Setup of build 34:
Design rotational_cordic, start of the top module:
module rotational_cordic (
  output logic data_out_rot,
  output logic [15:0] xprime,
  output logic [15:0] yprime,
  input logic [15:0] x,
  input logic [15:0] y,
  input logic [15:0] theta,
  input logic clk, reset, start
);
For scale: roughly 7,000 cells after synthesis, ~750 flip-flops.
Settings: LEC_CHECK=0, CAP_MARGIN=20, CELL_PAD_IN_SITES_GLOBAL_PLACEMENT=1, CORE_MARGIN=4, CORE_UTILIZATION=32, CTS_CLUSTER_DIAMETER=378, GPL_ROUTABILITY_DRIVEN=1, GPL_TIMING_DRIVEN=1, MIN_ROUTING_LAYER=met2, PLACE_DENSITY=0.42, SETUP_SLACK_MARGIN=1.36, SLEW_MARGIN=40, TNS_END_PERCENT=70; clock period 14.5 ns.
run.sh (not shown) runs the stock make flow with config.mk's settings and CLKGATE_MAP_FILE=.
Inputs modified between build 34 and build 53:
Settings: PLACE_DENSITY: 0.42 -> unset; SETUP_SLACK_MARGIN: 1.36 -> unset; MIN_ROUTING_LAYER: met2 -> unset; CORE_MARGIN: 4 -> 2; CORE_UTILIZATION: 32 -> 33; SLEW_MARGIN: 40 -> 20; CELL_PAD_IN_SITES_GLOBAL_PLACEMENT: 1 -> unset; CTS_CLUSTER_DIAMETER: 378 -> unset; GPL_TIMING_DRIVEN: 1 -> unset; TNS_END_PERCENT: 70 -> unset; GPL_ROUTABILITY_DRIVEN: 1 -> unset; the clock period (ns, I/O delays scaled along): 14.5 -> 16.1.
[summary]
Across both runs, final period utilization was higher for build 53 than for build 34.
| routing usage on met3 | higher: build 34 |
Number of global-route vias before repair of build 53 falls short of that of build 34 by more than a quarter.
Total antenna diodes in the routed design: build 53 lower than build 34
[compare] base=build 34 new=build 53: first-pass GRT wire length now sits lower, portion of the layout cell area used by clock cells now sits lower.
Of build 53 and build 34, the higher final design area excluding fillers belongs to build 34.
Changes observed in build 53 relative to build 34: max-slew headroom at the worst pin shows a reduction of 7.8 points.
diff inputs: build 53 => build 98
Settings: a change of CORE_UTILIZATION from 33 to 72; an added ABC_AREA of 1; an added CTS_CLUSTER_DIAMETER of 209; an added SETUP_SLACK_MARGIN of 1.84; a change of the clock period (ns, I/O delays scaled along) from 16.1 to 7.06.
## What came out
- Build 98 -> stages 100% | layout checks FAIL | negative setup slack
- Count of final max-slew check failures: build 53 vs build 98 — no meaningful difference
- Compared with build 53, build 98 has less setup slack.
- Build 98 vs. build 53: number of fillers in the final layout now smaller; routed wire length increased 68,000 µm; detailed route wirelength on metal2 increased about 36%.
- Final hold slack: build 98 < build 53
- Met2 layer usage reported by global route delta for build 98 relative to build 53: 44 points higher
- The lower post-layout utilization of the core of build 98 and build 53 is in build 53.
- In the tables for build 98 and build 53, adder and majority cell fraction of the synthesized area reads higher with build 53.
Input-level comparison between build 81 and build 98:
Settings: PLACE_DENSITY_LB_ADDON newly set to 0.28; CTS_CLUSTER_DIAMETER removed (was 209); CORE_UTILIZATION changed from 72 to 16; MIN_ROUTING_LAYER newly set to met2; HOLD_SLACK_MARGIN newly set to 0.11; CTS_CLUSTER_SIZE newly set to 56; CELL_PAD_IN_SITES_GLOBAL_PLACEMENT newly set to 2; ABC_AREA removed (was 1); SETUP_SLACK_MARGIN changed from 1.84 to 1.03; the clock period (ns, I/O delays scaled along) changed from 7.06 to 12.6.
Higher compound-cell area share of the yosys netlist was reported by build 81, not build 98.
Looking at final wirelength, build 81 sits 9.8% lower than build 98 does.
Build 98 leaves less setup margin than build 81.
Re setup slack on the worst flop-to-flop path: build 81 is 5580 ps up on build 98.
The flow did not stop early for build 81: all stages ran, and the layout cleared the timing, DRC and antenna checks.
[compare] base=build 98 new=build 81: cell area after synthesis now smaller.

## build 15
rotational_cordic again, from the RTL that the note above started with.
export LEC_CHECK = 0
export CAP_MARGIN = 20
export CORE_MARGIN = 4
export CORE_UTILIZATION = 40
export GPL_ROUTABILITY_DRIVEN = 1
export GPL_TIMING_DRIVEN = 0
export HOLD_SLACK_MARGIN = 0.29
export PLACE_DENSITY = 0.78
export SETUP_SLACK_MARGIN = 4.03
export SLEW_MARGIN = 40
export TNS_END_PERCENT = 70
create_clock -name core_clock -period 14.5 [get_ports {clk}]
### build 15 -> build 80
- setting CTS_CLUSTER_SIZE to 96 for the first time
- removing GPL_ROUTABILITY_DRIVEN (formerly 1)
- removing GPL_TIMING_DRIVEN (formerly 0)
- changing SETUP_SLACK_MARGIN from 4.03 to 2.23
- changing TNS_END_PERCENT from 70 to 15
- changing CORE_UTILIZATION from 40 to 68
- removing HOLD_SLACK_MARGIN (formerly 0.29)
- changing CORE_MARGIN from 4 to 2
- removing PLACE_DENSITY (formerly 0.78)
- changing SLEW_MARGIN from 40 to 20
- changing the clock period (ns, I/O delays scaled along) from 14.5 to 7.77
Results
Final checks on build 80, whose flow otherwise completed, came back failing, citing setup timing. From build 15 to build 80 the numbers moved as follows: maximum cell stage delay along the critical path climbed 0.02 ns, hold slack went up by 0.0071 ns, share of the clock period used by the worst path after layout up 55 points, die boundary height shows a reduction of about 24%. Build 80 vs build 15, tally of non-filler cells in the final layout went down by 6.7%. A destination of the critical timing path of yprime[15] is what build 15 shows, while xprime[15] belongs to build 80.
Input-level comparison between build 86 and build 80:
- CORE_UTILIZATION: 68 -> 40
- CTS_CLUSTER_SIZE: 96 -> unset
- SETUP_SLACK_MARGIN: 2.23 -> unset
- TNS_END_PERCENT: 15 -> unset
- the clock period (ns, I/O delays scaled along): 7.77 -> 12.7
Notes after the runs:
Build 86: PASS, flow complete, no timing, DRC or antenna violations. Per the comparison of build 86 with build 80, I/O pin count ~0 delta, routed wire length down 2.0%, global-route wire length before repair dropped about 1.1%.
Relative to build 86, the following input files were edited for build 91:
- an added SETUP_SLACK_MARGIN of -0.96
- an added CTS_CLUSTER_SIZE of 19
- an added CTS_CLUSTER_DIAMETER of 36
- an added PLACE_DENSITY_LB_ADDON of 0.28
- a change of CORE_UTILIZATION from 40 to 71
- a change of the clock period (ns, I/O delays scaled along) from 12.7 to 11.1
==> comparison <==
- Of build 86 and build 91, just one finished clean: build 86.
- Complete run, failing final checks: build 91, reason setup timing.
- Build 91 — number of cells upsized or downsized after cts 53% higher, build 86 as reference
- Taking build 86 as the reference point, the die area of build 91 falls by 43%.
- Build 91 vs build 86 — wire length climbed by a little under 10%
> inputs changed (build 91 -> build 67)
- CTS_CLUSTER_DIAMETER: 36 -> unset
- CORE_UTILIZATION: 71 -> 40
- PLACE_DENSITY_LB_ADDON: 0.28 -> unset
- CTS_CLUSTER_SIZE: 19 -> unset
- SETUP_SLACK_MARGIN: -0.96 -> unset
- the clock period (ns, I/O delays scaled along): 11.1 -> 13.0
[summary]
Build 91 → build 67: largest stage delay on the critical path did not really move, die boundary width +100 um. Build 91 -> build 67: count of endpoints failing hold in the final timing report delta 0, exact match. Count of inserted tapcells for build 67: 76% up relative to build 91. The lower global-route usage came out of build 67. Build 67 did not stop at any stage, and its layout met the timing, DRC and antenna checks. Build 67 vs build 91 — violation count after the first detailed-routing iteration dropped by more than a quarter. Where setup slack of the worst register-to-register path is concerned, build 91 is outperformed by build 67. Build 67 ends up with higher die boundary height than build 91 does. Summary of build 67 over build 91: cell depth of the worst setup path went down 2.5%. On insertion delay at the late pin of the worst-skew pair, the higher figure sits with build 67, not build 91.
## Diff of input files: build 74 against build 67
- setting PLACE_DENSITY_LB_ADDON to 0.28 for the first time
- setting SETUP_SLACK_MARGIN to -0.96 for the first time
- changing CORE_UTILIZATION from 40 to 71
- setting CTS_CLUSTER_SIZE to 19 for the first time
- setting CTS_CLUSTER_DIAMETER to 36 for the first time
- changing the clock period (ns, I/O delays scaled along) from 13.0 to 11.2
--- outcome ---
Build 74: all stages done; final checks FAILED (setup timing).
Summary of build 74 over build 67: final instance area has increased; core utilization moved up; worst hold slack flat.
Detailed route, build 74 vs build 67: via total higher for build 74

Starting RTL as in the previous note.
Design rotational_cordic, start of the top module:
module rotational_cordic (
  output logic data_out_rot,
  output logic [15:0] xprime,
  output logic [15:0] yprime,
  input logic [15:0] x,
  input logic [15:0] y,
  input logic [15:0] theta,
  input logic clk, reset, start
);
==> flow/config.mk <==
export PLATFORM = sky130hd
export DESIGN_NAME = rotational_cordic
export DESIGN_NICKNAME = rotational_cordic
export VERILOG_FILES = /design/flow/design.v
export SDC_FILE = /design/flow/constraint.sdc
export NUM_CORES = 4
export LEC_CHECK = 0
export CAP_MARGIN = 20
export CORE_MARGIN = 2
export CORE_UTILIZATION = 40
export SETUP_SLACK_MARGIN = 2.61
export SLEW_MARGIN = 20
==> flow/constraint.sdc <==
create_clock -name core_clock -period 12.7 [get_ports {clk}]
set_input_delay 2.5400 -clock core_clock [delete_from_list [all_inputs] [get_ports {clk}]]
set_output_delay 2.5400 -clock core_clock [all_outputs]
set_load 0.01 [all_outputs]
Next try:
CORE_UTILIZATION = 68   (was 40)
SETUP_SLACK_MARGIN = unset   (was 2.61)
clock period = 7.77 ns   (was 12.7 ns; I/O delays follow)
Outcome: This time the run ran to the end with violations: setup timing; core utilization rose by 34 points; sequential share of layout area goes down by 0.57 points; die size fell by well over a third.
Next try:
ABC_AREA = 1   (was unset)
CAP_MARGIN = 15   (was 20)
CORE_ASPECT_RATIO = 0.52   (was unset)
CORE_UTILIZATION = 72   (was 68)
CTS_CLUSTER_DIAMETER = 209   (was unset)
CTS_CLUSTER_SIZE = 22   (was unset)
HOLD_SLACK_MARGIN = -0.07   (was unset)
SETUP_SLACK_MARGIN = 1.84   (was unset)
clock period = 7.06 ns   (was 7.77 ns; I/O delays follow)
After rerunning: The new run reached the layout checks and failed them: setup timing; die size decreases by 2.7%; wire length increases by 52%.
Next try:
ABC_AREA = unset   (was 1)
CAP_MARGIN = 20   (was 15)
CORE_ASPECT_RATIO = unset   (was 0.52)
CORE_UTILIZATION = 40   (was 72)
CTS_CLUSTER_DIAMETER = unset   (was 209)
CTS_CLUSTER_SIZE = unset   (was 22)
GPL_ROUTABILITY_DRIVEN = 0   (was unset)
GPL_TIMING_DRIVEN = 0   (was unset)
HOLD_SLACK_MARGIN = unset   (was -0.07)
SETUP_SLACK_MARGIN = 4.03   (was 1.84)
TNS_END_PERCENT = 50   (was unset)
clock period = 14.5 ns   (was 7.06 ns; I/O delays follow)
Result:
- The changed run finished with timing, DRC and antenna clean
- design area fell by 3.5%
- synthesized cell count is lower by 16%
- worst setup slack is better by 5.7 ns
Next try:
CORE_UTILIZATION = 72   (was 40)
CTS_CLUSTER_DIAMETER = 36   (was unset)
CTS_CLUSTER_SIZE = 19   (was unset)
GPL_ROUTABILITY_DRIVEN = unset   (was 0)
GPL_TIMING_DRIVEN = unset   (was 0)
PLACE_DENSITY_LB_ADDON = 0.28   (was unset)
SETUP_SLACK_MARGIN = -0.96   (was 4.03)
TNS_END_PERCENT = unset   (was 50)
clock period = 11.1 ns   (was 14.5 ns; I/O delays follow)
Outcome: The changed run produced a layout that fails on setup timing. Cell count decreases by 8.6%. Clock-buffer cell count does not change. Setup slack degrades by 2.7 ns.

rotational_cordic again, from the RTL that the note above started with.
make LEC_CHECK=0 ABC_AREA=1 CAP_MARGIN=40 CORE_ASPECT_RATIO=1.78 CORE_MARGIN=6 CORE_UTILIZATION=24 CTS_CLUSTER_DIAMETER=331 GPL_ROUTABILITY_DRIVEN=0 GPL_TIMING_DRIVEN=0 MAX_ROUTING_LAYER=met4 MIN_ROUTING_LAYER=met1 SETUP_SLACK_MARGIN=1.06 SLEW_MARGIN=25 TNS_END_PERCENT=60 finish   # period 7.53 ns
The baseline ran to the end with violations: negative setup slack.
Change:
--- a/flow/config.mk
+++ b/flow/config.mk
@@ -7,5 +7,5 @@
 export LEC_CHECK = 0
 export ABC_AREA = 1
-export CAP_MARGIN = 40
+export CAP_MARGIN = 10
 export CORE_ASPECT_RATIO = 1.78
 export CORE_MARGIN = 6
@@ -14,6 +14,6 @@
 export GPL_ROUTABILITY_DRIVEN = 0
 export GPL_TIMING_DRIVEN = 0
-export MAX_ROUTING_LAYER = met4
-export MIN_ROUTING_LAYER = met1
+export MAX_ROUTING_LAYER = met5
+export MIN_ROUTING_LAYER = met2
 export SETUP_SLACK_MARGIN = 1.06
 export SLEW_MARGIN = 25
- The new run ran to the end with violations: negative setup slack
- die size does not change
- cell area drops slightly
- sequential share of layout area hardly moves
- hold slack loses 6.4 ps
- sequential cell count does not change
- clock skew goes up by 11 ps
- routed wire length rises by a few percent
Change:
==> flow/config.mk (replaced) <==
export PLATFORM = sky130hd
export DESIGN_NAME = rotational_cordic
export DESIGN_NICKNAME = rotational_cordic
export VERILOG_FILES = /design/flow/design.v
export SDC_FILE = /design/flow/constraint.sdc
export NUM_CORES = 4
export LEC_CHECK = 0
export CAP_MARGIN = 20
export CORE_MARGIN = 2
export CORE_UTILIZATION = 40
export GPL_ROUTABILITY_DRIVEN = 0
export GPL_TIMING_DRIVEN = 0
export HOLD_SLACK_MARGIN = 0.29
export PLACE_DENSITY = 0.78
export SETUP_SLACK_MARGIN = 4.03
export SLEW_MARGIN = 40
export TNS_END_PERCENT = 50
==> flow/constraint.sdc (replaced) <==
create_clock -name core_clock -period 14.5 [get_ports {clk}]
set_input_delay 2.9000 -clock core_clock [delete_from_list [all_inputs] [get_ports {clk}]]
set_output_delay 2.9000 -clock core_clock [all_outputs]
set_load 0.01 [all_outputs]
The changed run finished clean.
Die size decreases by well over a third.
Setup slack gains 4700 ps.
Area after synthesis fell by a few percent.
Synthesized cell count fell by about a fifth.
Clock skew went down by 22 ps.
Utilization is higher by 17 points.
Change:
==> flow/config.mk (replaced) <==
export PLATFORM = sky130hd
export DESIGN_NAME = rotational_cordic
export DESIGN_NICKNAME = rotational_cordic
export VERILOG_FILES = /design/flow/design.v
export SDC_FILE = /design/flow/constraint.sdc
export NUM_CORES = 4
export LEC_CHECK = 0
export CAP_MARGIN = 20
export CORE_MARGIN = 2
export CORE_UTILIZATION = 68
export CTS_CLUSTER_SIZE = 96
export SLEW_MARGIN = 20
export TNS_END_PERCENT = 35
==> flow/constraint.sdc (replaced) <==
create_clock -name core_clock -period 4.34 [get_ports {clk}]
set_input_delay 0.8680 -clock core_clock [delete_from_list [all_inputs] [get_ports {clk}]]
set_output_delay 0.8680 -clock core_clock [all_outputs]
set_load 0.01 [all_outputs]
This time the run ran to the end with violations: negative setup slack.
Die size decreases by 41%.
Worst hold slack degrades by 22 ps.
Cell area increases by 1.2%.

Starting RTL as in the previous note.
clock: 13.0 ns
lec_check: 0
abc_area: 1
cap_margin: 40
cell_pad_in_sites_global_placement: 1
core_aspect_ratio: 1.48
core_margin: 2
core_utilization: 38
cts_cluster_size: 59
gpl_routability_driven: 0
hold_slack_margin: 0.13
min_routing_layer: met1
place_density_lb_addon: 0.07
setup_slack_margin: 0.24
slew_margin: 25
tns_end_percent: 80
Rerun with:
- CAP_MARGIN: 40 -> 20
- CELL_PAD_IN_SITES_GLOBAL_PLACEMENT: 1 -> unset
- CORE_ASPECT_RATIO: 1.48 -> unset
- CORE_UTILIZATION: 38 -> 72
- CTS_CLUSTER_DIAMETER: unset -> 209
- CTS_CLUSTER_SIZE: 59 -> 22
- GPL_ROUTABILITY_DRIVEN: 0 -> unset
- HOLD_SLACK_MARGIN: 0.13 -> -0.07
- MIN_ROUTING_LAYER: met1 -> unset
- PLACE_DENSITY_LB_ADDON: 0.07 -> unset
- SETUP_SLACK_MARGIN: 0.24 -> 1.84
- SLEW_MARGIN: 25 -> 20
- TNS_END_PERCENT: 80 -> unset
- clock period: 13.0 -> 7.06 ns (I/O delays scaled with it)
What happened: Now the flow ran to the end with violations: setup timing; wire length is higher by 1.8%; non-clock buffer count came out higher by 514.
